--- flow/constraint.sdc ---
create_clock -name core_clock -period 5.55 [get_ports {clk}]
set_input_delay 1.1100 -clock core_clock [delete_from_list [all_inputs] [get_ports {clk}]]
set_output_delay 1.1100 -clock core_clock [all_outputs]
set_load 0.01 [all_outputs]
--- flow/run.sh ---
#!/bin/bash
# the make line also repeats each setting of config.mk as NAME=value (left out here)
make -C /OpenROAD-flow-scripts/flow DESIGN_CONFIG=/design/flow/config.mk WORK_HOME=/design/flow/orfs CLKGATE_MAP_FILE= finish
--- flow/config.mk ---
export PLATFORM = sky130hd
export DESIGN_NAME = main
export DESIGN_NICKNAME = main
export VERILOG_FILES = /design/flow/design.v
export SDC_FILE = /design/flow/constraint.sdc
export NUM_CORES = 4
export LEC_CHECK = 0
export ABC_AREA = 0
export CAP_MARGIN = 30
export CELL_PAD_IN_SITES_GLOBAL_PLACEMENT = 0
export CORE_ASPECT_RATIO = 0.55
export CORE_MARGIN = 2
export CORE_UTILIZATION = 41
export MAX_ROUTING_LAYER = met4
export PLACE_DENSITY_LB_ADDON = 0.19
export SLEW_MARGIN = 0
--- flow/design.v ---
`timescale 1ns / 1ps
module Debouncer #(parameter CNT_BITS = 20) (
    input clk,
    input rst,
    input signal,   
    output reg signal_state,   
    output signal_up    
);
reg signal_sync_0;  always @(posedge clk) signal_sync_0 <= rst ? 1'b0 : signal;
reg signal_sync_1;  always @(posedge clk) signal_sync_1 <= rst ? 1'b0 : signal_sync_0;
reg [CNT_BITS-1:0] signal_cnt;
wire signal_idle = (signal_state==signal_sync_1);
wire signal_cnt_max = &signal_cnt;	 
always @(posedge clk)
if(rst)
begin
    signal_cnt <= 0;
    signal_state <= 1'b0;
end
else if(signal_idle)
    signal_cnt <= 0;   
else
begin
    signal_cnt <= signal_cnt + 1'b1;   
    if(signal_cnt_max) signal_state <= ~signal_state;   
end
assign signal_up   = ~signal_idle & signal_cnt_max &  signal_state;
endmodule
`timescale 10s / 1s
module clock_divisor #(parameter DIV_MAX = 50000000, parameter DIV_BITS = 26) (
    input clk_100MHz,
    input rst,
	 input reset,
    output reg clk_1Hz 
    );
reg[DIV_BITS-1:0] contador;
reg reset_last;
always @(posedge clk_100MHz)
begin
	if (rst)
	begin
		contador = 0;
		clk_1Hz <= 0;
		reset_last = 0;
	end
	else if (reset && reset != reset_last)
	begin
		contador = 0;
		clk_1Hz <= 0;
		reset_last = reset;
	end
	else
	begin
		if(contador != DIV_MAX)	
		begin
			contador = contador + 1 ; 
		end
		else
		begin
			contador = 0;
			clk_1Hz <= ~clk_1Hz; 
		end
		reset_last = reset;
	end
end
endmodule
`timescale 1ns / 1ps
module temporizador #(parameter DIV_MAX = 50000000, parameter DIV_BITS = 26) (
	 input clk_100MHz,
	 input rst,
    input[1:0]    value,
	 input   start_timer,
    output reg  t_expired, 
	 output reg reset
    );
reg[1:0] counter;
reg counting;
reg add_one;
reg add_one_last;
reg clk_1Hz_last;
wire clk_1Hz;
clock_divisor #(.DIV_MAX(DIV_MAX), .DIV_BITS(DIV_BITS)) clk_dev(
	.clk_100MHz(clk_100MHz),
	.rst(rst),
	.clk_1Hz(clk_1Hz),
	.reset(reset)
 );
always @(posedge clk_100MHz)
begin
	if(rst)
	begin
		counter = 0;
		counting = 0;
		add_one_last = 0;
		t_expired <= 0;
		reset <= 0;
	end
	else if(counting)
	begin
		if(add_one_last != add_one)
		begin
			add_one_last = add_one;
			counter = counter + 1;
		end
		else
		begin
			counter = counter;
		end
		if(counter >= value)
		begin
			t_expired <= 1;
			counting = 0;
			reset <= 0;
			add_one_last = add_one;
		end
		else
		begin
			reset <= 1;
			counting = 1;
			t_expired <= 0;
		end
	end
	else
	begin
		add_one_last = add_one;
		t_expired <= 0;
		if(start_timer)
		begin
			counting = 1;
			reset <= 1;
			counter = 0;
		end
		else
		begin
			counting =0;
			reset <= 0;
			counter = 0;	
		end
	end	
end
always @(posedge clk_100MHz)
begin
	if(rst)
	begin
		clk_1Hz_last <= 0;
		add_one <= 0;
	end
	else
	begin
		clk_1Hz_last <= clk_1Hz;
		if(clk_1Hz && !clk_1Hz_last)
			add_one <= ~ add_one;
	end
end
endmodule
`timescale 1ns / 1ps
module FSM(
    input clk,
    input rst,
    input ok,
    input t_expired,
	 input reset,
	 input [2:0] c_type,
    output reg [2:0]ing_type,
	 output reg start_timer,
	 output reg[7:3] ingredientes,
	 output reg cobrar,
	 output reg [2:0] c_type_saved
    );
  parameter INICIO  = 4'b0000,AGUA = 4'b0010,CAFE = 4'b0100, MILK  = 4'b0110,CHOCO = 4'b1000,AZUC = 4'b1010, COBRAR_WAIT = 4'b1111;
  parameter LAGUA = 4'b0001,LCAFE = 4'b0011, LMILK  = 4'b0101,LCHOCO = 4'b0111,LAZUC = 4'b1001, COBRAR = 4'b1011;
  reg   [3:0] state;
always @ (posedge clk)
begin  
if(rst)
begin
	state <=  INICIO;
	c_type_saved <= 0;
end
else if(reset == 1'b1)
begin
	state <=  INICIO;
end
else begin	
	case(state)
		  INICIO : if (ok == 1'b1)
					  begin
						  state <= LAGUA;
						  c_type_saved <= c_type;
					  end
					  else 
						  state <= INICIO;
		  LAGUA : state <= AGUA;
		  AGUA : if (t_expired) begin
						  state <= LCAFE; end
					  else 
						  state <= AGUA;
		  LCAFE: state <= CAFE;
		  CAFE :if (t_expired)begin
						  state <= LMILK; end
					  else 
						  state <= CAFE;
		  LMILK: state <= MILK;			  
		  MILK :if (t_expired) begin
						  state <= LCHOCO; end
					  else 
						  state <= MILK;
		  LCHOCO : state <= CHOCO;
		  CHOCO : if (t_expired) begin
						  state <= LAZUC; end
					  else 
						  state <= CHOCO;
		  LAZUC: state <= AZUC;
		  AZUC : if (t_expired) begin
						  state <= COBRAR; end
					  else 
						  state <= AZUC;
		  COBRAR: begin
					c_type_saved <= 0;
					state <= COBRAR_WAIT;
					end
		  COBRAR_WAIT: begin
					c_type_saved <= 0;
					state <= INICIO;
					end
		  default : state <= INICIO;
		 endcase
 end
end
always @(state) 
     begin
	  case(state)
      INICIO : begin
			ing_type =  3'b000;
			start_timer =  1'b0;
			ingredientes =  5'b00000;
			cobrar = 0;
               end
		LAGUA : begin
			 ing_type =  3'b001;
			 start_timer =  1'b0;
			 ingredientes =  5'b10000;
			 cobrar = 0;
             end
      AGUA : begin
			 ing_type =  3'b001;
			 start_timer =  1'b1;
			 ingredientes =  5'b10000;
			 cobrar = 0;
             end
		LCAFE : begin
             ing_type =  3'b010;
	          start_timer =  1'b0;
	          ingredientes =  5'b01000;
		       cobrar = 0;
             end
      CAFE : begin
             ing_type =  3'b010;
	          start_timer =  1'b1;
	          ingredientes =  5'b01000;
			    cobrar = 0;
             end
		LMILK: begin
             ing_type =  3'b011;
	          start_timer =  1'b0;
	          ingredientes =  5'b00100;
			    cobrar = 0;
             end		 
	   MILK: begin
             ing_type =  3'b011;
	          start_timer =  1'b1;
	          ingredientes =  5'b00100;
			    cobrar = 0;
             end
		LCHOCO : begin
				ing_type =  3'b100;
				start_timer =  1'b0;
				ingredientes =  5'b00010;
			   cobrar = 0;
				end
      CHOCO : begin
				ing_type =  3'b100;
				start_timer =  1'b1;
				ingredientes =  5'b00010;
			   cobrar = 0;
				end
		LAZUC : begin
			ing_type =  3'b101;
			start_timer=  1'b0;
			ingredientes=  5'b00001;
			cobrar = 0;
			end
      AZUC : begin
			ing_type =  3'b101;
			start_timer=  1'b1;
			ingredientes=  5'b00001;
			cobrar = 0;
			end
		COBRAR : begin
			ing_type =  3'b000;
			start_timer=  1'b0;
			ingredientes=  5'b00000;
			cobrar = 1;
			end
		COBRAR_WAIT : begin
			ing_type =  3'b000;
			start_timer=  1'b0;
			ingredientes=  5'b00000;
			cobrar = 0;
			end
     default : begin
					ing_type =  3'b000;
					start_timer=  1'b0;
               ingredientes =  5'b00000;
					cobrar = 0;
               end
    endcase
   end
 endmodule  
`timescale 1ns / 1ps
module Comparador(
	 input clk,
	 input rst,
    input [3:0] dinero,
    input [2:0] c_type,
    output reg ok,
    output reg [3:0] cambio
    );
reg [3:0] precio;
always @ (posedge clk)
begin
	case(c_type)
		3'b001: precio = 3;
		3'b010: precio = 4;
		3'b011: precio = 5;
		3'b100: precio = 7;
		default: precio = 0;	
	endcase
	if (rst)
	begin
		ok <= 0;
		cambio <= 0;
	end
	else if (precio !=0)
	begin
		if(dinero >= precio)
		begin
			ok <= 1;
			cambio  <= dinero - precio;
		end
      else
		begin
			ok <= 0;
			cambio <= 0;
		end
	end
	else
	begin
		ok <= 0;
		cambio <= 0;
	end
end
endmodule
`timescale 1ns / 1ps
module Contador(
	 input clk,
	 input rst,
    input one,
    input five,
    input reset,
    output reg [3:0] total
    );
	always @(posedge clk)
		if (rst || reset) total <= 0 ;
		else 
		begin
			if (one) total <= total + 1 ;
			if (five) total <= total + 5 ;
		end
endmodule
`timescale 1ns / 1ps
module SelectBebida(
    input [3:0] switches,
    output reg [2:0] c_type
    );
always @(*)
begin
	case (switches)
			4'b0001 : c_type = 3'b001;
			4'b0010 : c_type = 3'b010;
			4'b0100 : c_type = 3'b011;
			4'b1000 : c_type = 3'b100;
			default : c_type = 3'b000;
	endcase
end
endmodule
`timescale 1ns / 1ps
module TimeSelector(
    input [2:0] c_type,
    input [2:0] ing_type,
    output reg [1:0] t_value
    );
always @(*)
begin
		if (c_type == 3'b001)
			case(ing_type)
				3'b001: t_value = 2;
				3'b010: t_value = 3;
				3'b011: t_value = 0;
				3'b100: t_value = 0;
				3'b101: t_value = 1;
				default: t_value = 0;
			endcase
		else if (c_type == 3'b010)
			case(ing_type)
				3'b001: t_value = 2;
				3'b010: t_value = 2;
				3'b011: t_value = 1;
				3'b100: t_value = 0;
				3'b101: t_value = 1;
				default: t_value = 0;
			endcase
		else if (c_type == 3'b011)
			case(ing_type)
				3'b001: t_value = 2;
				3'b010: t_value = 1;
				3'b011: t_value = 2;
				3'b100: t_value = 0;
				3'b101: t_value = 1;
				default: t_value = 0;
			endcase
		else if (c_type == 3'b100)
			case(ing_type)
				3'b001: t_value = 1;
				3'b010: t_value = 1;
				3'b011: t_value = 1;
				3'b100: t_value = 2;
				3'b101: t_value = 1;
				default: t_value = 0;
			endcase
		else
			t_value = 0;	
end
endmodule
`timescale 1ns / 1ps
module binto7seg(
	 input clk,
	 input rst,
    input  [3:0] binary,
    output reg [6:0] seg
    );
always @(posedge clk)
if (rst)
seg <= 7'b1000000;
else
case (binary)
4'b0000 :       
seg <= 7'b1000000;
4'b0001 :    	 
seg <= 7'b1111001;
4'b0010 :  		 
seg <= 7'b0100100; 
4'b0011 : 		 
seg <= 7'b0110000;
4'b0100 :		 
seg <= 7'b0011001;
4'b0101 :		 
seg <= 7'b0010010;  
4'b0110 :		 
seg <= 7'b0000010;
4'b0111 :		 
seg <= 7'b1111000;
4'b1000 :     	 
seg <= 7'b0000000;
4'b1001 :    	 
seg <= 7'b0010000;
4'b1010 :  		 
seg <= 7'b0001000; 
4'b1011 : 		 
seg <= 7'b0000011;
4'b1100 :		 
seg <= 7'b1000110;
4'b1101 :		 
seg <= 7'b0100001;
4'b1110 :		 
seg <= 7'b0000110;
4'b1111 :		 
seg <= 7'b0001110;
endcase
endmodule
`timescale 1ns / 1ps
module deco(
	 input clk,
	 input rst,
    input [1:0] in,
    output reg [3:0] out
    );
always@(posedge clk)
begin
	if (rst)
	  out <= 4'b1111;
	else
	case (in)
	  2'b00 : out <= 4'b1110;
	  2'b01 : out <= 4'b1101;
	  2'b10 : out <= 4'b1011;
	  2'b11 : out <= 4'b0111;
	  default : out <= 0;
	endcase
end
endmodule
`timescale 1ns / 1ps
module seven_segment #(parameter SEG_BITS = 17) (
	 input clk,
	 input rst,
    input [3:0] in,
    output [6:0] seg,
    output [3:0] an
  );
reg [SEG_BITS-1:0] contador; 
reg [1:0] an_select;
reg [3:0] x;
reg [3:0] unidades;
reg decenas;
binto7seg toseg (
		.clk(clk),
		.rst(rst),
		.binary(x),
		.seg(seg)
);
deco deco (
		.clk(clk),
		.rst(rst),
		.in(an_select),
		.out(an)
);
always @(posedge clk)
if (rst)
begin
contador <= 0;
an_select <= 0;
x <= 0;
unidades <= 0;
decenas <= 0;
end
else
begin
contador <= contador + 1; 
if(&contador)
 begin
	if (in > 9)
	begin
		decenas <= 1;
		unidades <= in - 10;
	end
	else
	begin
		decenas <= 0;
		unidades <= in;
	end
	contador <= 0;
	an_select <= an_select + 1;
	case (an_select)
			2'b01 : x <= unidades;
			2'b10 : x <= decenas;
			2'b11 : x <= 0;
			2'b00 : x <= 0;
			default : x <= 0;
	endcase
 end
end
endmodule
`timescale 1ns / 1ps
module main(
    input clk,
    input rst,
    input btnl,
	 input btnd,
	 input btnr,
	 input btnp,
	 input [3:0] speed,
    output [7:0] led,
	 output [6:0] seg,
	 output [3:0] an
    );
localparam DB_BITS  = 10;    
localparam DIV_MAX  = 2999;  
localparam DIV_BITS = 12;
localparam SEG_BITS = 10;    
wire [3:0] bebida;
wire [3:0] total;
wire [3:0] cambio;
reg [3:0] display;
wire reset_wire; 
wire reset_contador_wire;
wire cobrar_wire;
wire cancel_wire; 
wire hundred_wire; 
wire five_hundred_wire;
wire [2:0] c_type;
wire [2:0] c_type_saved;
wire t_expired;
wire [2:0] ing_type;
wire [1:0] t_value;
wire on_temp;
wire start_timer;
wire ok;
assign led[1:0] = 2'b00;
Debouncer #(.CNT_BITS(DB_BITS)) coffee(
	.clk(clk),
	.rst(rst),
	.signal(speed[0]),
	.signal_state(bebida[0])
);
Debouncer #(.CNT_BITS(DB_BITS)) coffee_milk(
	.clk(clk),
	.rst(rst),
	.signal(speed[1]),
	.signal_state(bebida[1])
);
Debouncer #(.CNT_BITS(DB_BITS)) cappuc(
	.clk(clk),
	.rst(rst),
	.signal(speed[2]),
	.signal_state(bebida[2])
);
Debouncer #(.CNT_BITS(DB_BITS)) mocca(
	.clk(clk),
	.rst(rst),
	.signal(speed[3]),
	.signal_state(bebida[3])
);
Debouncer #(.CNT_BITS(DB_BITS)) cancel(
		.clk(clk),
	.rst(rst),
		.signal(btnd),
		.signal_state(cancel_wire)
);
Debouncer #(.CNT_BITS(DB_BITS)) reset(
		.clk(clk),
	.rst(rst),
		.signal(btnp),
		.signal_state(reset_wire)
);
Debouncer #(.CNT_BITS(DB_BITS)) hundred_coin(
		.clk(clk),
	.rst(rst),
		.signal(btnl),
		.signal_up(hundred_wire)
);
Debouncer #(.CNT_BITS(DB_BITS)) five_hundred_coin(
		.clk(clk),
	.rst(rst),
		.signal(btnr),
		.signal_up(five_hundred_wire)
);
SelectBebida selector(
	.switches(bebida),
	.c_type(c_type)
);
seven_segment #(.SEG_BITS(SEG_BITS)) seven_seg(
		.clk(clk),
	.rst(rst),
		.in(display),
		.seg(seg),
		.an(an)
);
Comparador comparador (
	.clk(clk),
	.rst(rst),
	.dinero(total),
	.c_type(c_type),
	.cambio(cambio),
	.ok(ok)
);
assign reset_contador_wire = cancel_wire||cobrar_wire;
Contador monedero(
		.clk(clk),
	.rst(rst),
		.one(hundred_wire),
		.five(five_hundred_wire),
		.reset(reset_contador_wire),
		.total(total)
);
temporizador #(.DIV_MAX(DIV_MAX), .DIV_BITS(DIV_BITS)) temp(
	.clk_100MHz(clk),
	.rst(rst),
	.value(t_value),
	.start_timer(start_timer),
	.t_expired(t_expired),	
	.reset(on_temp)
);
clock_divisor #(.DIV_MAX(DIV_MAX), .DIV_BITS(DIV_BITS)) clk_1Hz(
	.clk_100MHz(clk),
	.rst(rst),
	.clk_1Hz(led[2]),
	.reset(on_temp)
 );
TimeSelector time_select(
	.c_type(c_type_saved),
	.ing_type(ing_type),
	.t_value(t_value)
 );
FSM fsm(
		.clk(clk),
	.rst(rst),
		.ok(ok),
		.c_type(c_type),
		.t_expired(t_expired),
		.reset(reset_wire),
		.ing_type(ing_type),
		.start_timer(start_timer),
		.ingredientes(led[7:3]),
		.cobrar(cobrar_wire),
		.c_type_saved(c_type_saved)
    );
always@(posedge clk)
begin
	if(rst)
		display <= 0;
	else if(cambio !=0)
		display <= cambio;
	else
		display <= total;
end
endmodule
==> run_results.csv, run 1 <==
group,metric,value,unit
synth,fa_ha_area_share,5.08,%
place,placement.io_buffers,26,
power,sequentialPower,0.00146,W
power,netSwitchingFraction,20.5,%
synth,ys_cells,942,
critical_path,crit_path_start_kind,"primary input",
detailed_routing,antenna_violating_nets_post_route,0,
global_routing,grt_pass1_wl,26700,um
timing,fmaxAchievable,0.360,GHz
critical_path,critical_path.max_stage_delay,0.40,ns
power,power_frac_comb,1.8,%
synth,synth.area.top_cells,"dfxtp_1 47%, nor2_1 5.9%, xor2_1 5.6%",
power,power.group.top,"sequential cells",
final_layout,num-fill-cells,1966,
floorplanning,fp.dieH,111,um
hold_path,hold_depth,1,
synth,synth_top_cell_by_area,"dfxtp_1",
global_routing,grt_start_max_net_pins,62,
timing,worst-slew-pin-transition,0.686,ns
clock_network,cts_repair_resize_count,0,
critical_path,critPathCapture,"led[4]",
floorplanning,fp.dieArea,22000,um2
timing,report.final.hold_viol_count,0,
clock_network,clock_insertion_delay_worst_skew,0.49,ns
synth,ys_sh_aoi,9.03,%
critical_path,worst-setup-path-type,"in2reg",
power,power_density,299,nW/um2
timing,min_period_over_period,50.0,%
detailed_routing,dr.pass1.iters,5,
clock_network,h-tree-depth,1,
clock_network,clkSlewWorstSetupHoldPaths,0.06,ns
power,worst_ir_drop_vdd,0.163,mV
final_layout,final_cells,1264,
critical_path,worst_path_dominant_cell_family,"AND-OR/OR-AND gates",
synth,synth.cellmix.xorXnorShare,10.5,%
synth,synth-warning-count,12,
synth,netlist_area,8520,um2
global_routing,grt_pass1_vias,5473,
synth,synthArstFlopShare,0,%
power,net-switching-power,0.000596,W
power,power.sequential.fraction,50.4,%
floorplanning,row_count,39,
critical_path,r2r_setup_slack,2.91,ns
status,outcome,"timing/DRC/antenna clean",
place,placedCellCount,1229,
detailed_routing,num_vias,6073,
critical_path,worst_setup_path_startpoint,"rst",
detailed_routing,wl_per_cell,12.4,um
hold_path,holdCritStartpoint,"coffee.signal_sync_0",
synth,ys_dominant_reg_cell,"dfxtp_1",
detailed_routing,route.final.wire_length,15600,um
detailed_routing,route.antenna.diode_count,0,
critical_path,critical_path.n_buffers_inverters,1,
synth,synthDistinctLibCells,61,
timing,timing.setup.tns,0,ns
power,p_leak,3.51,nW
synth,yosys_register_bits,201,
clock_network,cts_tree,"done",
hold_path,min-delay-path-class,"reg2reg",
final_layout,syn_to_final_growth,13.9,%
timing,period_needed,2.78,ns
place,placement.cell_area,9020,um2
place,weighted_congestion_at_the_end_of_routability_driven_global_placement,0.823,
floorplanning,floorplan.initialDensity,41.5,%
power,combinationalPower,0.0000515,W
clock_network,clk_root_buffer_cell,"clkbuf_16",
final_layout,post-route-cell-area,9700,um2
synth,yosysSeqAreaShare,47.2,%
critical_path,worst-path-max-fanout,13,
critical_path,rr_endpoint,"led[4]",
detailed_routing,remaining_drc_errors,0,
synth,synthDominantCellAreaShare,47.2,%
hold_path,hold_end,"coffee.signal_sync_1",
global_routing,global_route.usage.total,14.9,%
final_layout,finalNetCount,1008,
flow_run,maxCapViolCount,0,
clock_network,post_cts_hold_buffer_count,0,
synth,post_synth_most_frequent_cells,"201 x dfxtp_1, 134 x nor2_1, 65 x nand2_1",
detailed_routing,detail_route.iter0.violations,269,
timing,setup_violations,0,
global_routing,grt.overflow.total,0,
power,intPower,0.00231,W
timing,clock_tree_skew_after_final_layout,0.0104,ns
timing,finalMaxSlewViolations,0,
synth,yosys-stat-area,8520,um2
timing,fin_worst_hold_slack,0.435,ns
synth,synth-edff-count,0,
timing,slew_headroom,54.3,%
critical_path,cell_count_of_the_worst_reg_to_reg_path,9,
clock_network,cts_setup_buffers,0,
timing,rsz0062_at_grt,"false",
floorplanning,coreArea,20500,um2
synth,mux_share,0.485,%
critical_path,timing.critical_path.arrival,3.18,ns
clock_network,cts.sink_count,201,
synth,yosys.area_share.simple,24.6,%
place,hpwl,10700,um
critical_path,crit_required,5.96,ns
clock_network,cts_buffer_count,20,
global_routing,antenna_found_initial,0,
synth,synth.avg_cell_area,9.05,um2
critical_path,worst_r2r_startpoint,"fsm.state[3]",
detailed_routing,via_per_inst,4.80,
synth,synth.logic.top_family,"simple AND/OR/NAND/NOR gates",
clock_network,cts_buffer_depth,3,
power,clk-power,0.00139,W
critical_path,max_stage_delay_cell_worst_path,"or2_2",
power,clockPowerShare,47.8,%
flow_run,openroad.warnings,37,
critical_path,cp_cell_sequence,"buf_2, or2_2, a21oi_1, o21a_1, o21a_1, ha_1, a21boi_0, o21ai_0, a21o_1, a21oi_1",
floorplanning,die_width,198,um
synth,synthesis.instances,942,
critical_path,worst-path-stages,10,
floorplanning,boundaryPins,29,
synth,top_cell,"dfxtp_1",
critical_path,crit_path_end_kind,"flop",
## area by class of cell
| cell class | count | area, um2 | area share (%) |
|---|---|---|---|
| clock buffer | 27 | 588 | 6.06 |
| sequential | 201 | 4020 | 41.5 |
| multi-input combinational | 678 | 4240 | 43.7 |
| clock inverter | 8 | 92.6 | 0.954 |
| tap | 287 | 359 | 3.70 |
| timing repair buffer | 28 | 270 | 2.79 |
| inverter | 35 | 131 | 1.35 |
## routing by layer
metal / wire length, um / track usage (%) / vias to the layer above
li1: - / - / 3262
met1: 9300 / 24.2 / 2694
met2: 5370 / 17.9 / 95
met3: 666 / 2.89 / 22
met4: 287 / 3.81 / 0
met5: 0 / - / -
## per-stage QoR
stage               worst slack, ns  util, %  power, W
detailed placement             2.33     43.9   0.00155
CTS                            2.83     47.2   0.00296
finish                         2.77     47.2   0.00291
global route                   2.61     47.2   0.00302
floorplan                      2.61        -   0.00153
global placement               2.34     43.9   0.00155
==> run 2, diff against run 1 <==
ABC_AREA = default   (was 0)
CAP_MARGIN = 35   (was 30)
CELL_PAD_IN_SITES_GLOBAL_PLACEMENT = default   (was 0)
CORE_ASPECT_RATIO = default   (was 0.55)
CORE_MARGIN = 9   (was 2)
CORE_UTILIZATION = 48   (was 41)
CTS_CLUSTER_DIAMETER = 380   (was default)
GPL_TIMING_DRIVEN = 0   (was default)
MAX_ROUTING_LAYER = default   (was met4)
PLACE_DENSITY = 0.54   (was default)
PLACE_DENSITY_LB_ADDON = default   (was 0.19)
SLEW_MARGIN = 20   (was 0)
TNS_END_PERCENT = 70   (was default)
clock period = 5.64 ns   (was 5.55 ns; I/O delays follow)
==> run 2 against run 1 <==
Net effect: clock power grew 4%; wire length grew 6.9%; synthesized cell count is the same; setup slack gained 0.021 ns; sequential power is essentially flat; hold slack lost 0.0031 ns; final cell count shrank 2.5%; critical endpoint is now time_select.ing_type[2]; count of clock-buffer cells in the layout grew 5; critical path depth is the same; global-route usage is essentially flat; power grew 1.2%; via count grew 6.4%.
==> run_results.csv, run 2 <==
group,metric,value,unit
critical_path,crit_path_start_kind,"primary input",
place,hpwl,11700,um
clock_network,cts.sink_count,201,
place,placedCellCount,1193,
critical_path,cp_cell_sequence,"clkbuf_1, or2_2, a21oi_1, o21a_1, o21a_1, ha_1, and3b_1, o21ai_0, a21oi_1, o21a_1",
power,p_leak,3.60,nW
critical_path,timing.critical_path.arrival,3.23,ns
clock_network,cts_buffer_count,23,
clock_network,clkSlewWorstSetupHoldPaths,0.06,ns
critical_path,critical_path.n_buffers_inverters,1,
global_routing,antenna_found_initial,0,
power,power_frac_comb,1.9,%
synth,top_cell,"dfxtp_1",
synth,fa_ha_area_share,5.08,%
detailed_routing,route.final.wire_length,16700,um
critical_path,worst_r2r_startpoint,"mocca.signal_state",
critical_path,r2r_setup_slack,2.95,ns
timing,rsz0062_at_grt,"false",
timing,fmaxAchievable,0.352,GHz
timing,report.final.hold_viol_count,0,
critical_path,worst-path-max-fanout,9,
clock_network,cts_buffer_depth,3,
global_routing,grt_start_max_net_pins,13,
global_routing,grt_pass1_wl,28900,um
clock_network,cts_repair_resize_count,0,
synth,post_synth_most_frequent_cells,"201 x dfxtp_1, 134 x nor2_1, 65 x nand2_1",
global_routing,grt_pass1_vias,6423,
detailed_routing,via_per_inst,5.25,
critical_path,worst_setup_path_startpoint,"rst",
timing,timing.setup.tns,0,ns
power,sequentialPower,0.00144,W
synth,yosysSeqAreaShare,47.2,%
synth,synth.logic.top_family,"simple AND/OR/NAND/NOR gates",
critical_path,critical_path.most_common_cell,"o21a_1",
critical_path,cell_count_of_the_worst_reg_to_reg_path,9,
power,clk-power,0.00144,W
flow_run,openroad.warnings,38,
final_layout,syn_to_final_growth,15.1,%
power,intPower,0.00234,W
critical_path,worst-path-stages,10,
clock_network,post_cts_hold_buffer_count,0,
clock_network,clock_insertion_delay_worst_skew,0.49,ns
final_layout,final-seq-area,4020,um2
synth,ys_cells,942,
detailed_routing,remaining_drc_errors,0,
hold_path,hold_depth,1,
synth,synthesis.instances,942,
synth,synth-warning-count,12,
power,power.group.top,"sequential cells",
timing,clock_tree_skew_after_final_layout,0.00654,ns
floorplanning,floorplan.initialDensity,49.1,%
synth,synthDistinctLibCells,61,
clock_network,h-tree-depth,1,
timing,min_period_over_period,50.4,%
floorplanning,row_count,48,
timing,worst-slew-pin-transition,0.692,ns
timing,period_needed,2.84,ns
detailed_routing,wl_per_cell,13.6,um
synth,synthDominantCellAreaShare,47.2,%
detailed_routing,antenna_violating_nets_post_route,0,
power,clockPowerShare,49.0,%
place,placement.io_buffers,25,
power,power.sequential.fraction,49.1,%
clock_network,cts_setup_buffers,0,
place,weighted_congestion_at_the_end_of_routability_driven_global_placement,0.822,
power,net-switching-power,0.000595,W
detailed_routing,route.antenna.diode_count,0,
hold_path,hold_end,"cappuc.signal_sync_1",
floorplanning,fp.dieArea,22900,um2
clock_network,clk_root_buffer_cell,"clkbuf_16",
final_layout,num-fill-cells,1556,
synth,synth_top_cell_by_area,"dfxtp_1",
synth,ys_dominant_reg_cell,"dfxtp_1",
global_routing,grt.overflow.total,0,
timing,setup_violations,0,
power,power_density,300,nW/um2
floorplanning,boundaryPins,29,
detailed_routing,dr.pass1.iters,4,
power,combinationalPower,0.0000566,W
floorplanning,coreArea,17400,um2
critical_path,crit_required,6.02,ns
final_layout,finalNetCount,1037,
hold_path,min-delay-path-class,"reg2reg",
critical_path,critPathCapture,"time_select.ing_type[2]",
floorplanning,fp.dieH,151,um
synth,synth.avg_cell_area,9.05,um2
synth,netlist_area,8520,um2
timing,finalMaxSlewViolations,0,
critical_path,worst-setup-path-type,"in2reg",
floorplanning,die_width,151,um
status,outcome,"timing/DRC/antenna clean",
critical_path,rr_endpoint,"comparador.cambio[2]",
flow_run,maxCapViolCount,0,
synth,yosys.area_share.simple,24.6,%
synth,yosys_register_bits,201,
power,worst_ir_drop_vdd,0.228,mV
hold_path,holdCritStartpoint,"cappuc.signal_sync_0",
critical_path,critical_path.max_stage_delay,0.39,ns
global_routing,global_route.usage.total,14.9,%
critical_path,crit_path_end_kind,"flop",
synth,synth.area.top_cells,"dfxtp_1 47%, nor2_1 5.9%, xor2_1 5.6%",
synth,synthArstFlopShare,0,%
synth,mux_share,0.485,%
power,total_power,0.00294,W
detailed_routing,detail_route.iter0.violations,219,
final_layout,final_cells,1232,
detailed_routing,num_vias,6462,
synth,synth-edff-count,0,
power,netSwitchingFraction,20.3,%
timing,slew_headroom,53.8,%
final_layout,logic_area,4240,um2
synth,ys_sh_aoi,9.03,%
critical_path,worst_path_dominant_cell_family,"AND-OR/OR-AND gates",
synth,synth.cellmix.xorXnorShare,10.5,%
critical_path,max_stage_delay_cell_worst_path,"or2_2",
synth,yosys-stat-area,8520,um2
clock_network,cts_tree,"done",
## run 2: routing by layer
metal / vias to the layer above / global-route usage (%) / routed length [um]
li1: 3316 / - / -
met1: 3032 / 18.3 / 7860
met2: 88 / 25.6 / 7790
met3: 26 / 2.81 / 688
met4: 0 / 5.00 / 350
met5: - / 0 / 0
## run 2: area by class of cell
type                       count  share of cell area [%]
timing repair buffer          25                    2.55
clock buffer                  32                    7.03
sequential                   201                    41.0
clock inverter                 7                   0.612
tap                          225                    2.87
multi-input combinational    678                    43.2
buffer                        29                    1.34
inverter                      35                    1.34
## run 2: through the flow
step / worst slack (ns) / utilization [%] / hold slack, ns / instance area [um2]
4_1_cts: 2.83 / 56.5 / 0.431 / 9810
3_5_place_dp: 2.32 / 52.2 / 0.424 / 9060
2_1_floorplan: 2.68 / - / 0.413 / 8520
6_report: 2.80 / 56.5 / 0.432 / 9810
3_3_place_gp: 2.35 / 52.2 / 0.419 / 9060
5_1_grt: 2.54 / 56.5 / 0.442 / 9810
==> run 3, diff against run 2 <==
ABC_AREA = 1   (was default)
CAP_MARGIN = 20   (was 35)
CORE_MARGIN = 2   (was 9)
CORE_UTILIZATION = 72   (was 48)
CTS_CLUSTER_DIAMETER = 29   (was 380)
CTS_CLUSTER_SIZE = 95   (was default)
GPL_TIMING_DRIVEN = default   (was 0)
HOLD_SLACK_MARGIN = 0.29   (was default)
PLACE_DENSITY = default   (was 0.54)
PLACE_DENSITY_LB_ADDON = 0.06   (was default)
SETUP_SLACK_MARGIN = 0.64   (was default)
TNS_END_PERCENT = default   (was 70)
clock period = 2.27 ns   (was 5.64 ns; I/O delays follow)
==> run 3 against run 2 <==
Net effect: still clean; core utilization rose by 35 points; final area grew 12%; area after synthesis grew 3.4%; critical path type is now reg2reg; largest cell class unchanged.
==> run_results.csv, run 3 <==
group,metric,value,unit
clock_network,clkSlewWorstSetupHoldPaths,0.05,ns
timing,finalMaxSlewViolations,0,
synth,synth.cellmix.xorXnorShare,2.29,%
detailed_routing,wl_per_cell,18.5,um
final_layout,finalNetCount,1300,
hold_path,min-delay-path-class,"in2reg",
power,power_frac_comb,1.9,%
critical_path,rr_endpoint,"comparador.cambio[3]",
synth,yosys.area_share.simple,28.9,%
power,intPower,0.00759,W
critical_path,timing.critical_path.arrival,2.45,ns
floorplanning,coreArea,12000,um2
synth,yosysSeqAreaShare,45.7,%
place,placedCellCount,1333,
critical_path,max_stage_delay_cell_worst_path,"dfxtp_4",
flow_run,maxCapViolCount,0,
final_layout,final_cells,1432,
floorplanning,fp.dieArea,13100,um2
synth,yosys-stat-area,8810,um2
power,net-switching-power,0.00207,W
final_layout,syn_to_final_growth,24.8,%
synth,synth.avg_cell_area,7.52,um2
critical_path,crit_path_end_kind,"flop",
critical_path,critical_path.most_common_cell,"a21oi_1",
detailed_routing,num_vias,8850,
hold_path,holdCritStartpoint,"rst",
timing,report.final.hold_viol_count,0,
power,power.group.top,"the clock network",
detailed_routing,route.antenna.diode_count,0,
timing,min_period_over_period,90.6,%
clock_network,h-tree-depth,2,
critical_path,critical_path.n_buffers_inverters,2,
timing,timing.setup.tns,0,ns
synth,ys_sh_aoi,9.46,%
critical_path,r2r_setup_slack,0.21,ns
clock_network,clock_insertion_delay_worst_skew,0.52,ns
floorplanning,boundaryPins,29,
critical_path,worst-setup-path-type,"reg2reg",
detailed_routing,met3RoutedLength,2440,um
detailed_routing,remaining_drc_errors,0,
critical_path,critical_path.max_stage_delay,0.37,ns
critical_path,worst_setup_path_startpoint,"coffee.signal_state",
detailed_routing,top_layer,"met4",
detailed_routing,route.final.wire_length,26500,um
power,power_density,879,nW/um2
place,placement.io_buffers,26,
critical_path,worst-path-max-fanout,5,
global_routing,global_route.usage.total,32.0,%
status,outcome,"timing/DRC/antenna clean",
critical_path,cell_count_of_the_worst_reg_to_reg_path,9,
timing,fmaxAchievable,0.486,GHz
power,sequentialPower,0.00359,W
detailed_routing,antenna_violating_nets_post_route,0,
flow_run,openroad.warnings,41,
clock_network,cts_buffer_depth,3,
synth,synthDistinctLibCells,47,
timing,slew_headroom,61.6,%
synth,top_cell,"nand2_1",
hold_path,hold_end,"fsm.state[1]",
timing,clock_tree_skew_after_final_layout,0.0170,ns
floorplanning,row_count,40,
place,hpwl,10400,um
power,p_leak,4.43,nW
critical_path,cp_cell_sequence,"nor2_4, nand3_2, buf_4, inv_1, nor2_1, ha_4, a21oi_1, a21oi_1, o21a_1",
final_layout,final-seq-area,4060,um2
timing,period_needed,2.06,ns
synth,synth.area.top_cells,"dfxtp_1 46%, nand2_1 9.9%, nor2_1 8.0%",
final_layout,num-fill-cells,469,
power,worst_ir_drop_vdd,0.777,mV
detailed_routing,wirelength_met1,9240,um
synth,synthArstFlopShare,0,%
power,clockPowerShare,61.0,%
clock_network,cts.sink_count,201,
hold_path,hold_depth,4,
synth,synthDominantCellAreaShare,45.7,%
timing,rsz0062_at_grt,"true",
synth,ys_dominant_reg_cell,"dfxtp_1",
clock_network,clk_root_buffer_cell,"clkbuf_16",
synth,fa_ha_area_share,4.91,%
timing,setup_violations,0,
power,combinationalPower,0.000182,W
floorplanning,floorplan.initialDensity,73.6,%
clock_network,cts_buffer_count,41,
global_routing,grt_start_max_net_pins,44,
critical_path,crit_path_start_kind,"flop",
synth,synthesis.instances,1172,
critical_path,worst_path_dominant_cell_family,"AND-OR/OR-AND gates",
global_routing,grt_pass1_wl,34300,um
floorplanning,fp.dieH,115,um
timing,worst-slew-pin-transition,0.571,ns
critical_path,worst_r2r_startpoint,"coffee.signal_state",
critical_path,crit_required,2.66,ns
synth,synth_top_cell_by_area,"dfxtp_1",
power,power.sequential.fraction,37.1,%
critical_path,critPathCapture,"comparador.cambio[3]",
critical_path,worst-path-stages,9,
detailed_routing,dr.pass1.iters,7,
synth,ys_cells,1172,
synth,post_synth_most_frequent_cells,"232 x nand2_1, 201 x dfxtp_1, 188 x nor2_1",
power,netSwitchingFraction,21.4,%
synth,synth.logic.top_family,"simple AND/OR/NAND/NOR gates",
synth,yosys_register_bits,201,
global_routing,antenna_found_initial,0,
global_routing,grt_pass1_vias,7867,
place,weighted_congestion_at_the_end_of_routability_driven_global_placement,0.882,
detailed_routing,detail_route.iter0.violations,1035,
detailed_routing,met2WireLength,12700,um
global_routing,grt.overflow.total,0,
synth,synth-edff-count,0,
synth,synth-warning-count,12,
floorplanning,die_width,115,um
detailed_routing,via_per_inst,6.18,
final_layout,logic_area,4260,um2
synth,netlist_area,8810,um2
power,clk-power,0.00590,W
clock_network,cts_tree,"done",
synth,mux_share,0,%
[run 3: layout make-up]
type                            count  share of cell area, %
Inverter                          171                   5.92
Clock buffer                       55                   10.7
Clock inverter                     17                   1.71
Sequential cell                   201                   36.9
Multi-Input combinational cell    785                   38.8
Timing Repair Buffer               56                   4.29
Tap cell                          147                   1.67
[run 3: layer usage]
metal | vias to the layer above | GRT usage, %
met5 | - | 0
met2 | 712 | 58.8
met1 | 3993 | 33.8
li1 | 3897 | -
met4 | 0 | 18.2
met3 | 248 | 6.56
[run 3: through the flow]
| step | power (W) | util (%) | cell area, um2 | hold slack (ns) | setup WS (ns) |
|---|---|---|---|---|---|
| 2_1_floorplan | 0.00378 | - | 8840 | 0.388 | 0.552 |
| 3_3_place_gp | 0.00381 | 76.8 | 9180 | 0.390 | 0.480 |
| 3_5_place_dp | 0.00381 | 76.8 | 9180 | 0.395 | 0.413 |
| 4_1_cts | 0.00958 | 89.6 | 10700 | 0.330 | 0.446 |
| 5_1_grt | 0.00982 | 91.9 | 11000 | 0.389 | 0.267 |
| 6_report | 0.00966 | 91.9 | 11000 | 0.355 | 0.212 |
[run 3: repair_timing]
| item | CTS | global route |
|---|---|---|
| pin swaps | 14 | 21 |
| cloned | 0 | 0 |
| hold endpoints to repair | 0 | 0 |
| hold buffers | 0 | 0 |
| endpoints found under the setup margin | 43 | 36 |
| gates resized | 40 | 50 |
| buffers inserted | 12 | 15 |
==> run 4, diff against run 3 <==
ABC_AREA = 0   (was 1)
CAP_MARGIN = 30   (was 20)
CELL_PAD_IN_SITES_GLOBAL_PLACEMENT = 0   (was default)
CORE_ASPECT_RATIO = 1.02   (was default)
CTS_CLUSTER_DIAMETER = 45   (was 29)
CTS_CLUSTER_SIZE = default   (was 95)
HOLD_SLACK_MARGIN = default   (was 0.29)
MAX_ROUTING_LAYER = met4   (was default)
PLACE_DENSITY = 0.36   (was default)
PLACE_DENSITY_LB_ADDON = default   (was 0.06)
SETUP_SLACK_MARGIN = 0.65   (was 0.64)
SLEW_MARGIN = 0   (was 20)
==> run 4 against run 3 <==
Net effect: count of clock-buffer cells in the layout fell by 24; now fails the layout checks on negative setup slack; global-route usage rose by 0.25 points; core utilization rose by 0.45 points; final area fell by 2.0%; critical endpoint is now comparador.cambio[0]; power fell by 20%; register-to-register slack got worse by 0.36 ns; non-clock buffer count rose by 38.
==> run_results.csv, run 4 <==
group,metric,value,unit
critical_path,r2r_setup_slack,-0.15,ns
floorplanning,fp.dieArea,12700,um2
final_layout,finalCoreUtilization,92.3,%
critical_path,critical_path.max_stage_delay,0.45,ns
detailed_routing,antenna_violating_nets_post_route,0,
clock_network,post_cts_hold_buffer_count,0,
flow_run,openroad.warnings,42,
power,clk-power,0.00398,W
power,p_leak,4.12,nW
critical_path,critPathCapture,"comparador.cambio[0]",
critical_path,worst-path-max-fanout,9,
hold_path,hold_depth,1,
power,power.group.top,"the clock network",
clock_network,cts_tree,"done",
synth,synth_top_cell_by_area,"dfxtp_1",
synth,top_cell,"dfxtp_1",
status,violations,"negative setup slack",
clock_network,cts_buffer_depth,3,
place,place_ws,-0.0168,ns
synth,ys_sh_aoi,9.03,%
detailed_routing,via_per_inst,6.65,
timing,fmaxAchievable,0.413,GHz
timing,setup_violations,5,
floorplanning,die_width,112,um
timing,timing.setup.tns,-0.653,ns
final_layout,num-fill-cells,413,
critical_path,timing.critical_path.arrival,2.79,ns
synth,ys_cells,942,
hold_path,hold_end,"cancel.signal_sync_1",
synth,synthesis.instances,942,
clock_network,cts_buffer_count,24,
power,power_frac_comb,2.1,%
floorplanning,fp.dieH,114,um
final_layout,syn_to_final_growth,26.4,%
timing,report.final.hold_viol_count,0,
synth,fa_ha_area_share,5.08,%
critical_path,worst_setup_path_startpoint,"mocca.signal_state",
power,worst_ir_drop_vdd,0.851,mV
clock_network,clk_root_buffer_cell,"clkbuf_16",
hold_path,holdCritStartpoint,"cancel.signal_sync_0",
power,intPower,0.00597,W
power,power.sequential.fraction,46.4,%
synth,post_synth_most_frequent_cells,"201 x dfxtp_1, 134 x nor2_1, 65 x nand2_1",
detailed_routing,detail_route.iter0.violations,1000,
detailed_routing,wl_per_cell,21.9,um
clock_network,clkSlewWorstSetupHoldPaths,0.07,ns
global_routing,grt_start_max_net_pins,38,
critical_path,crit_path_start_kind,"flop",
floorplanning,coreArea,11700,um2
detailed_routing,dr.pass1.iters,6,
critical_path,rr_endpoint,"comparador.cambio[0]",
global_routing,global_route.usage.total,32.3,%
power,clockPowerShare,51.5,%
synth,mux_share,0.485,%
floorplanning,row_count,40,
global_routing,grt_most_used_layer,"met2",
synth,synth.cellmix.xorXnorShare,10.5,%
global_routing,grt.met1_usage,35.0,%
clock_network,clock_insertion_delay_worst_skew,0.53,ns
detailed_routing,route.final.wire_length,26200,um
timing,min_period_over_period,107,%
critical_path,critical_path.n_buffers_inverters,1,
timing,slew_headroom,51.5,%
clock_network,cts.sink_count,201,
place,hpwl,11100,um
power,net-switching-power,0.00176,W
critical_path,worst-setup-path-type,"reg2reg",
power,power_density,718,nW/um2
critical_path,cell_count_of_the_worst_reg_to_reg_path,8,
synth,yosys.area_share.simple,24.6,%
floorplanning,floorplan.initialDensity,73.1,%
synth,yosys-stat-area,8520,um2
floorplanning,boundaryPins,29,
synth,synth.logic.top_family,"simple AND/OR/NAND/NOR gates",
critical_path,crit_path_end_kind,"flop",
clock_network,h-tree-depth,1,
power,total_power,0.00773,W
critical_path,cp_cell_sequence,"inv_1, nor4_2, nor2_1, fa_2, a21o_1, a211o_1, o211ai_1, nor2_1",
timing,clock_tree_skew_after_final_layout,0.0194,ns
place,weighted_congestion_at_the_end_of_routability_driven_global_placement,0.886,
status,outcome,"complete, but fails checks",
timing,rsz0062_at_grt,"true",
global_routing,grt_pass1_wl,33400,um
synth,synthDistinctLibCells,61,
timing,worst-slew-pin-transition,0.723,ns
hold_path,min-delay-path-class,"reg2reg",
synth,ys_dominant_reg_cell,"dfxtp_1",
global_routing,grt_util_met3,5.15,%
synth,yosysSeqAreaShare,47.2,%
synth,synth-warning-count,12,
critical_path,max_stage_delay_cell_worst_path,"dfxtp_2",
critical_path,worst_path_dominant_cell_family,"AND-OR/OR-AND gates",
detailed_routing,remaining_drc_errors,0,
critical_path,crit_required,2.64,ns
power,combinationalPower,0.000166,W
synth,synthArstFlopShare,0,%
critical_path,worst-path-stages,8,
power,netSwitchingFraction,22.7,%
timing,finalMaxSlewViolations,0,
global_routing,grt_pass1_vias,7238,
timing,setup_slack,-0.153,ns
synth,synth-edff-count,0,
timing,period_needed,2.42,ns
power,sequentialPower,0.00359,W
synth,netlist_area,8520,um2
critical_path,critical_path.most_common_cell,"nor2_1",
detailed_routing,route.antenna.diode_count,0,
final_layout,finalNetCount,1080,
global_routing,met2_use_gr,58.6,%
synth,yosys_register_bits,201,
detailed_routing,num_vias,7977,
synth,synthDominantCellAreaShare,47.2,%
critical_path,worst_r2r_startpoint,"mocca.signal_state",
synth,synth.area.top_cells,"dfxtp_1 47%, nor2_1 5.9%, xor2_1 5.6%",
flow_run,maxCapViolCount,0,
global_routing,antenna_found_initial,0,
global_routing,grt.overflow.total,0,
synth,synth.avg_cell_area,9.05,um2
place,placement.io_buffers,26,
[run 4: final cells by class]
class	instances	area, um2	share of cell area, %
flip-flops and latches	201	4080	37.9
clock inverters	12	134	1.24
well taps	147	184	1.71
repair buffers	94	795	7.38
clock buffers	31	678	6.30
inverters	35	134	1.24
multi-input cells	680	4760	44.2
[run 4: through the flow]
step	instance area (um2)	hold slack [ns]	instances
3_3_place_gp	9050	0.420	1102
2_1_floorplan	8640	0.413	943
6_report	10800	0.451	1200
3_5_place_dp	9050	0.422	1102
4_1_cts	10300	0.419	1176
5_1_grt	10800	0.471	1200
[run 4: what timing repair did]
item | CTS | global route
resized | 88 | 64
gates cloned | 1 | 1
setup endpoints to repair | 78 | 60
pin swaps | 34 | 30
setup buffers | 30 | 23
[run 4: per-layer routing]
layer	up-vias	share of wire [%]
li1	3409	-
met1	3760	36
met2	609	49
met3	199	8.8
met4	0	6.2
met5	-	0
==> run 5, diff against run 4 <==
ABC_AREA = default   (was 0)
CAP_MARGIN = 20   (was 30)
CELL_PAD_IN_SITES_GLOBAL_PLACEMENT = default   (was 0)
CORE_ASPECT_RATIO = default   (was 1.02)
CORE_MARGIN = 5   (was 2)
CORE_UTILIZATION = 22   (was 72)
CTS_CLUSTER_DIAMETER = default   (was 45)
GPL_TIMING_DRIVEN = 1   (was default)
MAX_ROUTING_LAYER = default   (was met4)
PLACE_DENSITY = default   (was 0.36)
PLACE_DENSITY_LB_ADDON = 0.18   (was default)
SETUP_SLACK_MARGIN = 0.4   (was 0.65)
SLEW_MARGIN = 20   (was 0)
clock period = 3.43 ns   (was 2.27 ns; I/O delays follow)
==> run 5 against run 4 <==
Net effect: now clean on timing, DRC and antenna; critical path type unchanged; combinational power is 49% lower; flip-flop count did not move; die size rose to 3.4 times the previous value; hold slack worse by 0.020 ns; non-clock buffer count fell by 65; register-to-register slack better by 0.91 ns; critical path depth did not move; final area fell by 5.6%; largest cell class unchanged; power fell by 34%; sequential share of layout area up 1.7 points; maximum frequency is 9.4% lower; highest routed layer unchanged.
==> run_results.csv, run 5 <==
group,metric,value,unit
critical_path,worst-setup-path-type,"reg2reg",
power,worst_ir_drop_vdd,0.240,mV
final_layout,finalCoreUtilization,26.4,%
timing,finalMaxSlewViolations,0,
critical_path,crit_path_start_kind,"flop",
synth,ys_sh_aoi,9.03,%
timing,slew_headroom,51.0,%
hold_path,hold_end,"hundred_coin.signal_sync_1",
detailed_routing,dr.pass1.iters,5,
power,net-switching-power,0.00108,W
synth,top_cell,"dfxtp_1",
clock_network,cts_buffer_count,25,
synth,fa_ha_area_share,5.08,%
critical_path,r2r_setup_slack,0.76,ns
critical_path,worst-path-stages,8,
detailed_routing,antenna_violating_nets_post_route,0,
critical_path,cp_cell_sequence,"inv_1, nor4_1, nor2_1, fa_1, a21o_1, a211o_1, o211ai_1, nor2_1",
global_routing,grt_pass1_wl,29000,um
critical_path,worst_path_dominant_cell_family,"simple AND/OR/NAND/NOR gates",
critical_path,critical_path.n_buffers_inverters,1,
detailed_routing,route.final.wire_length,17000,um
timing,timing.setup.tns,0,ns
clock_network,clk_root_buffer_cell,"clkbuf_16",
clock_network,cts_setup_buffers,0,
global_routing,global_route.usage.total,7.99,%
clock_network,clock_insertion_delay_worst_skew,0.52,ns
critical_path,max_stage_delay_cell_worst_path,"nor4_1",
synth,netlist_area,8520,um2
global_routing,grt_pass1_vias,5919,
synth,synth.logic.top_family,"simple AND/OR/NAND/NOR gates",
global_routing,grt.overflow.total,0,
synth,ys_dominant_reg_cell,"dfxtp_1",
critical_path,critical_path.most_common_cell,"nor2_1",
clock_network,h-tree-depth,1,
synth,yosys_register_bits,201,
global_routing,antenna_found_initial,0,
clock_network,cts.sink_count,201,
detailed_routing,detail_route.iter0.violations,204,
floorplanning,die_width,207,um
synth,synth.avg_cell_area,9.05,um2
floorplanning,coreArea,38500,um2
place,weighted_congestion_at_the_end_of_routability_driven_global_placement,0.729,
power,power.group.top,"the clock network",
place,hpwl,11200,um
power,power_density,503,nW/um2
timing,min_period_over_period,77.9,%
detailed_routing,num_vias,6202,
floorplanning,row_count,72,
critical_path,crit_path_end_kind,"flop",
critical_path,critPathCapture,"comparador.cambio[2]",
timing,report.final.hold_viol_count,0,
timing,worst-slew-pin-transition,0.735,ns
clock_network,cts_repair_resize_count,0,
synth,synth_top_cell_by_area,"dfxtp_1",
critical_path,timing.critical_path.arrival,3.07,ns
synth,synthesis.instances,942,
synth,yosys-stat-area,8520,um2
final_layout,finalNetCount,1014,
floorplanning,fp.dieArea,42800,um2
synth,synthArstFlopShare,0,%
synth,yosys.area_share.simple,24.6,%
floorplanning,fp.dieH,207,um
timing,rsz0062_at_grt,"false",
hold_path,holdCritStartpoint,"hundred_coin.signal_sync_0",
flow_run,openroad.warnings,37,
status,outcome,"timing/DRC/antenna clean",
synth,post_synth_most_frequent_cells,"201 x dfxtp_1, 134 x nor2_1, 65 x nand2_1",
detailed_routing,remaining_drc_errors,0,
timing,period_needed,2.67,ns
timing,clock_tree_skew_after_final_layout,0.0125,ns
timing,fmaxAchievable,0.374,GHz
critical_path,worst_setup_path_startpoint,"mocca.signal_state",
critical_path,rr_endpoint,"comparador.cambio[2]",
synth,synth-warning-count,12,
power,netSwitchingFraction,21.1,%
timing,setup_violations,0,
power,p_leak,3.59,nW
critical_path,critical_path.max_stage_delay,0.57,ns
synth,synth.area.top_cells,"dfxtp_1 47%, nor2_1 5.9%, xor2_1 5.6%",
global_routing,grt_start_max_net_pins,62,
floorplanning,floorplan.initialDensity,22.2,%
floorplanning,boundaryPins,29,
power,combinationalPower,0.0000848,W
synth,mux_share,0.485,%
critical_path,crit_required,3.82,ns
clock_network,post_cts_hold_buffer_count,0,
place,placement.io_buffers,26,
power,clk-power,0.00265,W
synth,synth.cellmix.xorXnorShare,10.5,%
power,sequentialPower,0.00237,W
power,power.sequential.fraction,46.4,%
critical_path,worst-path-max-fanout,9,
hold_path,min-delay-path-class,"reg2reg",
critical_path,cell_count_of_the_worst_reg_to_reg_path,8,
detailed_routing,route.antenna.diode_count,0,
power,intPower,0.00403,W
final_layout,num-fill-cells,4128,
synth,synthDistinctLibCells,61,
critical_path,worst_r2r_startpoint,"mocca.signal_state",
power,power_frac_comb,1.7,%
synth,synth-edff-count,0,
detailed_routing,wl_per_cell,11.3,um
power,total_power,0.00511,W
flow_run,maxCapViolCount,0,
clock_network,cts_tree,"done",
detailed_routing,via_per_inst,4.12,
clock_network,cts_buffer_depth,3,
hold_path,hold_depth,1,
synth,ys_cells,942,
synth,yosysSeqAreaShare,47.2,%
clock_network,clkSlewWorstSetupHoldPaths,0.06,ns
final_layout,syn_to_final_growth,19.3,%
synth,synthDominantCellAreaShare,47.2,%
power,clockPowerShare,51.9,%
run 5: per-layer routing:
| metal | vias up | routed length, um | share of wire (%) | track usage, % |
|---|---|---|---|---|
| li1 | 3271 | - | - | - |
| met1 | 2838 | 8710 | 51 | 11.0 |
| met2 | 62 | 7230 | 43 | 12.5 |
| met3 | 31 | 620 | 3.7 | 1.86 |
| met4 | 0 | 393 | 2.3 | 2.36 |
| met5 | - | 0 | 0 | 0 |
run 5: metrics by stage:
stage / cell area [um2] / hold WS, ns / setup WS (ns) / cells
after detailed placement: 9320 / 0.424 / 0.633 / 1461
after global routing: 10200 / 0.456 / 0.490 / 1507
final: 10200 / 0.431 / 0.757 / 1507
after CTS: 10200 / 0.437 / 0.718 / 1507
after global placement: 9320 / 0.422 / 0.665 / 1461
after floorplan: 8520 / 0.413 / 0.914 / 943
run 5: cell type report:
class / count / area, um2 / share of cell area [%]
Multi-Input combinational cell: 678 / 4240 / 41.7
Inverter: 35 / 131 / 1.29
Sequential cell: 201 / 4020 / 39.6
Clock inverter: 9 / 106 / 1.05
Clock buffer: 37 / 741 / 7.29
Timing Repair Buffer: 29 / 278 / 2.73
Tap cell: 518 / 648 / 6.38
==> run 6, diff against run 5 <==
ABC_AREA = 0   (was default)
CAP_MARGIN = 30   (was 20)
CELL_PAD_IN_SITES_GLOBAL_PLACEMENT = 0   (was default)
CORE_ASPECT_RATIO = 1.8   (was default)
CORE_MARGIN = 2   (was 5)
CORE_UTILIZATION = 72   (was 22)
CTS_CLUSTER_DIAMETER = 45   (was default)
GPL_TIMING_DRIVEN = default   (was 1)
MAX_ROUTING_LAYER = met4   (was default)
PLACE_DENSITY_LB_ADDON = 0.19   (was 0.18)
SETUP_SLACK_MARGIN = default   (was 0.4)
SLEW_MARGIN = 0   (was 20)
clock period = 2.54 ns   (was 3.43 ns; I/O delays follow)
==> run 6 against run 5 <==
Net effect: non-clock buffer count rose by 11; wire length rose by 3.3%; via count rose by 7.4%; first-iteration DRC count rose by 51%; hold slack improved by 0.0047 ns; final cell count fell by 25%.
==> run_results.csv, run 6 <==
group,metric,value,unit
critical_path,worst-path-stages,8,
timing,slew_headroom,54.2,%
global_routing,antenna_found_initial,0,
synth,top_cell,"dfxtp_1",
power,power_frac_comb,1.9,%
final_layout,finalCoreUtilization,82.4,%
power,netSwitchingFraction,20.6,%
critical_path,critPathCapture,"monedero.total[3]",
clock_network,cts_repair_resize_count,0,
final_layout,logic_area,4250,um2
floorplanning,fp.dieArea,12800,um2
global_routing,grt_pass1_wl,29200,um
global_routing,grt_pass1_vias,6762,
synth,synthArstFlopShare,0,%
global_routing,global_route.usage.total,28.2,%
global_routing,grt.overflow.total,0,
synth,synthesis.instances,942,
final_layout,finalNetCount,1018,
detailed_routing,num_vias,6662,
clock_network,cts_buffer_count,18,
clock_network,cts_buffer_depth,3,
critical_path,worst_path_dominant_cell_family,"simple AND/OR/NAND/NOR gates",
synth,yosys_register_bits,201,
critical_path,crit_required,2.90,ns
detailed_routing,route.antenna.diode_count,0,
critical_path,worst_setup_path_startpoint,"five_hundred_coin.signal_cnt[0]",
flow_run,openroad.warnings,37,
power,clockPowerShare,46.1,%
critical_path,worst-setup-path-type,"reg2reg",
timing,report.final.hold_viol_count,0,
critical_path,max_stage_delay_cell_worst_path,"or4_4",
status,outcome,"timing/DRC/antenna clean",
critical_path,crit_path_start_kind,"flop",
critical_path,critical_path.n_buffers_inverters,1,
critical_path,crit_path_end_kind,"flop",
critical_path,cp_cell_sequence,"ha_1, nand3_2, or4_4, inv_1, ha_1, a31oi_1, a21oi_2, mux2_2",
power,combinationalPower,0.000117,W
synth,synth.logic.top_family,"simple AND/OR/NAND/NOR gates",
critical_path,critical_path.most_common_cell,"ha_1",
detailed_routing,dr.pass1.iters,6,
floorplanning,boundaryPins,29,
timing,fmaxAchievable,0.415,GHz
hold_path,hold_end,"hundred_coin.signal_sync_1",
floorplanning,die_width,85.1,um
power,intPower,0.00489,W
hold_path,min-delay-path-class,"reg2reg",
floorplanning,coreArea,11600,um2
timing,timing.setup.tns,0,ns
timing,period_needed,2.41,ns
detailed_routing,antenna_violating_nets_post_route,0,
place,weighted_congestion_at_the_end_of_routability_driven_global_placement,0.882,
synth,synthDistinctLibCells,61,
detailed_routing,remaining_drc_errors,0,
power,power_density,644,nW/um2
power,power.sequential.fraction,52.0,%
critical_path,r2r_setup_slack,0.13,ns
final_layout,num-fill-cells,687,
timing,min_period_over_period,94.8,%
detailed_routing,detail_route.iter0.violations,309,
critical_path,cell_count_of_the_worst_reg_to_reg_path,8,
power,total_power,0.00616,W
clock_network,h-tree-depth,1,
critical_path,critical_path.max_stage_delay,0.55,ns
power,power.group.top,"sequential cells",
timing,rsz0062_at_grt,"false",
critical_path,worst_r2r_startpoint,"five_hundred_coin.signal_cnt[0]",
synth,synth.cellmix.xorXnorShare,10.5,%
floorplanning,row_count,53,
timing,clock_tree_skew_after_final_layout,0.0160,ns
synth,post_synth_most_frequent_cells,"201 x dfxtp_1, 134 x nor2_1, 65 x nand2_1",
clock_network,cts_tree,"done",
clock_network,clock_insertion_delay_worst_skew,0.48,ns
detailed_routing,route.final.wire_length,17500,um
clock_network,cts.sink_count,201,
power,net-switching-power,0.00127,W
power,sequentialPower,0.00320,W
place,placement.io_buffers,26,
floorplanning,fp.dieH,150,um
timing,finalMaxSlewViolations,0,
power,p_leak,3.54,nW
synth,yosysSeqAreaShare,47.2,%
hold_path,hold_depth,1,
critical_path,rr_endpoint,"monedero.total[3]",
detailed_routing,via_per_inst,5.93,
synth,yosys-stat-area,8520,um2
clock_network,clkSlewWorstSetupHoldPaths,0.07,ns
flow_run,maxCapViolCount,0,
power,clk-power,0.00284,W
critical_path,worst-path-max-fanout,6,
timing,worst-slew-pin-transition,0.681,ns
synth,yosys.area_share.simple,24.6,%
synth,fa_ha_area_share,5.08,%
global_routing,grt_start_max_net_pins,63,
synth,ys_cells,942,
synth,synth.avg_cell_area,9.05,um2
clock_network,cts_setup_buffers,0,
synth,synth-warning-count,12,
place,hpwl,11900,um
synth,netlist_area,8520,um2
synth,ys_sh_aoi,9.03,%
synth,synthDominantCellAreaShare,47.2,%
final_layout,final-seq-area,4030,um2
synth,ys_dominant_reg_cell,"dfxtp_1",
power,worst_ir_drop_vdd,0.761,mV
hold_path,holdCritStartpoint,"hundred_coin.signal_sync_0",
floorplanning,floorplan.initialDensity,73.4,%
clock_network,clk_root_buffer_cell,"clkbuf_16",
synth,synth_top_cell_by_area,"dfxtp_1",
final_layout,syn_to_final_growth,12.2,%
detailed_routing,wl_per_cell,15.6,um
synth,synth.area.top_cells,"dfxtp_1 47%, nor2_1 5.9%, xor2_1 5.6%",
synth,mux_share,0.485,%
critical_path,timing.critical_path.arrival,2.77,ns
timing,setup_violations,0,
timing,fin_worst_hold_slack,0.436,ns
clock_network,post_cts_hold_buffer_count,0,
synth,synth-edff-count,0,
[run 6: per-layer routing]
layer | global-route usage, % | wire length (um) | up-vias
li1 | - | - | 3282
met1 | 26.8 | 6560 | 3197
met2 | 54.9 | 9970 | 142
met3 | 3.47 | 483 | 41
met4 | 12.5 | 490 | 0
met5 | - | 0 | -
[run 6: cell type report]
class	instances	area share (%)
multi-input combinational	678	44.5
sequential	201	42.1
clock buffer	24	5.48
timing repair buffer	40	3.77
tap	137	1.79
inverter	35	1.37
clock inverter	8	1.02
[run 6: stage by stage]
stage	cells	area, um2	worst slack, ns
after global placement	1091	8920	0.155
after CTS	1123	9550	0.0182
after detailed placement	1091	8920	0.0839
after floorplan	943	8520	0.202
after global routing	1123	9560	0.0193
final	1123	9560	0.132
==> run 7, diff against run 6 <==
ABC_AREA = 1   (was 0)
CELL_PAD_IN_SITES_DETAIL_PLACEMENT = 1   (was default)
CORE_ASPECT_RATIO = 0.55   (was 1.8)
CORE_MARGIN = 5   (was 2)
CORE_UTILIZATION = 16   (was 72)
CTS_CLUSTER_DIAMETER = default   (was 45)
CTS_CLUSTER_SIZE = 26   (was default)
GPL_TIMING_DRIVEN = 0   (was default)
HOLD_SLACK_MARGIN = 0.22   (was default)
MAX_ROUTING_LAYER = met5   (was met4)
MIN_ROUTING_LAYER = met2   (was default)
clock period = 2.79 ns   (was 2.54 ns; I/O delays follow)
==> run 7 against run 6 <==
Net effect: still clean on timing, DRC and antenna; sequential share of layout area decreased by 4.5 points; die size increased to 4.7 times the previous value; synthesized cell count increased by 24%; maximum frequency increased by 12%; global-route usage decreased by 17 points; wire length increased by 27%; sequential power decreased by 9.1%; flip-flop count unchanged; first-iteration DRC count increased by 120%; largest cell class unchanged; largest power group is now the clock network; highest routed layer is now met5.
==> run_results.csv, run 7 <==
group,metric,value,unit
power,sequentialPower,0.00291,W
timing,report.final.hold_viol_count,0,
timing,rsz0062_at_grt,"false",
global_routing,grt_start_max_net_pins,13,
critical_path,critical_path.most_common_cell,"nand2_1",
final_layout,finalNetCount,1267,
timing,fin_worst_hold_slack,0.404,ns
critical_path,crit_path_start_kind,"flop",
power,p_leak,3.99,nW
critical_path,crit_path_end_kind,"flop",
floorplanning,boundaryPins,29,
synth,yosys-stat-area,8810,um2
place,placedCellCount,1913,
final_layout,num-fill-cells,6461,
detailed_routing,remaining_drc_errors,0,
synth,synth.area.top_cells,"dfxtp_1 46%, nand2_1 9.9%, nor2_1 8.0%",
global_routing,grt_pass1_vias,11600,
detailed_routing,num_vias,10100,
synth,synth.logic.top_family,"simple AND/OR/NAND/NOR gates",
timing,finalMaxSlewViolations,0,
power,clockPowerShare,50.1,%
critical_path,worst-path-stages,14,
floorplanning,coreArea,54200,um2
floorplanning,fp.dieArea,60100,um2
synth,yosys_register_bits,201,
clock_network,cts_setup_buffers,0,
global_routing,grt_pass1_wl,36700,um
critical_path,timing.critical_path.arrival,2.57,ns
synth,synth-warning-count,12,
timing,fmaxAchievable,0.464,GHz
synth,netlist_area,8810,um2
critical_path,worst_setup_path_startpoint,"coffee_milk.signal_state",
timing,setup_violations,0,
synth,mux_share,0,%
critical_path,worst-path-max-fanout,6,
synth,synthesis.instances,1172,
critical_path,critPathCapture,"comparador.cambio[2]",
final_layout,logic_area,4030,um2
clock_network,h-tree-depth,1,
synth,synthArstFlopShare,0,%
critical_path,cp_cell_sequence,"nor2_1, nand3_1, nand2_1, inv_1, nand2_1, ha_1, inv_1, fa_1, nand2_1, nand3_1, nand2_1, nor2_2, inv_1, nor2_1",
power,power.group.top,"the clock network",
global_routing,antenna_found_initial,0,
power,combinationalPower,0.000152,W
final_layout,final_cells,1952,
critical_path,cell_count_of_the_worst_reg_to_reg_path,14,
synth,yosysSeqAreaShare,45.7,%
timing,slew_headroom,54.9,%
power,netSwitchingFraction,22.4,%
detailed_routing,route.antenna.diode_count,0,
clock_network,cts_tree,"done",
critical_path,max_stage_delay_cell_worst_path,"fa_1",
detailed_routing,route.final.wire_length,22200,um
synth,synth_top_cell_by_area,"dfxtp_1",
critical_path,rr_endpoint,"comparador.cambio[2]",
hold_path,holdCritStartpoint,"coffee_milk.signal_sync_0",
critical_path,worst_r2r_startpoint,"coffee_milk.signal_state",
detailed_routing,antenna_violating_nets_post_route,0,
critical_path,worst_path_dominant_cell_family,"simple AND/OR/NAND/NOR gates",
clock_network,clock_insertion_delay_worst_skew,0.53,ns
synth,fa_ha_area_share,4.91,%
synth,top_cell,"nand2_1",
flow_run,maxCapViolCount,0,
detailed_routing,wl_per_cell,11.4,um
final_layout,final-seq-area,4020,um2
detailed_routing,detail_route.iter0.violations,665,
power,power_frac_comb,2.5,%
synth,ys_dominant_reg_cell,"dfxtp_1",
place,weighted_congestion_at_the_end_of_routability_driven_global_placement,0.716,
clock_network,clkSlewWorstSetupHoldPaths,0.06,ns
timing,clock_tree_skew_after_final_layout,0.0124,ns
timing,min_period_over_period,77.3,%
synth,synthDominantCellAreaShare,45.7,%
floorplanning,row_count,63,
detailed_routing,dr.pass1.iters,5,
hold_path,hold_depth,2,
power,intPower,0.00476,W
clock_network,cts_repair_resize_count,0,
critical_path,critical_path.n_buffers_inverters,3,
synth,synth.cellmix.xorXnorShare,2.29,%
clock_network,cts_buffer_count,23,
timing,worst-slew-pin-transition,0.677,ns
hold_path,hold_end,"coffee_milk.signal_sync_1",
power,clk-power,0.00307,W
synth,synth-edff-count,0,
floorplanning,fp.dieH,184,um
timing,timing.setup.tns,0,ns
power,net-switching-power,0.00138,W
critical_path,worst-setup-path-type,"reg2reg",
power,power.sequential.fraction,47.5,%
global_routing,global_route.usage.total,11.1,%
critical_path,critical_path.max_stage_delay,0.40,ns
hold_path,min-delay-path-class,"reg2reg",
synth,ys_cells,1172,
place,placement.io_buffers,25,
clock_network,clk_root_buffer_cell,"clkbuf_16",
timing,period_needed,2.16,ns
clock_network,cts.sink_count,201,
synth,yosys.area_share.simple,28.9,%
floorplanning,floorplan.initialDensity,16.3,%
global_routing,grt.overflow.total,0,
power,power_density,574,nW/um2
synth,synth.avg_cell_area,7.52,um2
status,outcome,"timing/DRC/antenna clean",
place,hpwl,16200,um
flow_run,openroad.warnings,37,
detailed_routing,via_per_inst,5.19,
final_layout,syn_to_final_growth,21.5,%
power,worst_ir_drop_vdd,0.397,mV
clock_network,cts_buffer_depth,3,
synth,post_synth_most_frequent_cells,"232 x nand2_1, 201 x dfxtp_1, 188 x nor2_1",
synth,ys_sh_aoi,9.46,%
floorplanning,die_width,326,um
critical_path,r2r_setup_slack,0.63,ns
synth,synthDistinctLibCells,47,
clock_network,post_cts_hold_buffer_count,0,
critical_path,crit_required,3.20,ns
run 7: final cells by class:
type                       count  share of cell area (%)
multi-input combinational    785                    37.6
sequential                   201                    37.6
tap                          715                    8.36
clock buffer                  37                    6.62
inverter                     171                    6.01
timing repair buffer          25                    2.34
buffer                        16                    1.12
clock inverter                 2                   0.327
run 7: through the flow:
| step | cell area, um2 | total power (W) | utilization [%] | setup slack [ns] |
|---|---|---|---|---|
| 3_5_place_dp | 9960 | 0.00313 | 18.4 | 0.679 |
| 5_1_grt | 10700 | 0.00643 | 19.8 | 0.340 |
| 6_report | 10700 | 0.00614 | 19.8 | 0.633 |
| 2_1_floorplan | 8810 | 0.00307 | - | 0.960 |
| 4_1_cts | 10700 | 0.00624 | 19.8 | 0.659 |
| 3_3_place_gp | 9960 | 0.00313 | 18.4 | 0.731 |
run 7: layer usage:
metal | up-vias | part of all wire [%] | track usage (%)
met2 | 2462 | 49 | 11.1
met5 | - | 0.24 | 0.621
met1 | 3791 | 0 | -
met4 | 2 | 2.7 | 1.60
met3 | 79 | 48 | 18.6
li1 | 3788 | - | -
Power and IR drop assume default switching activity.
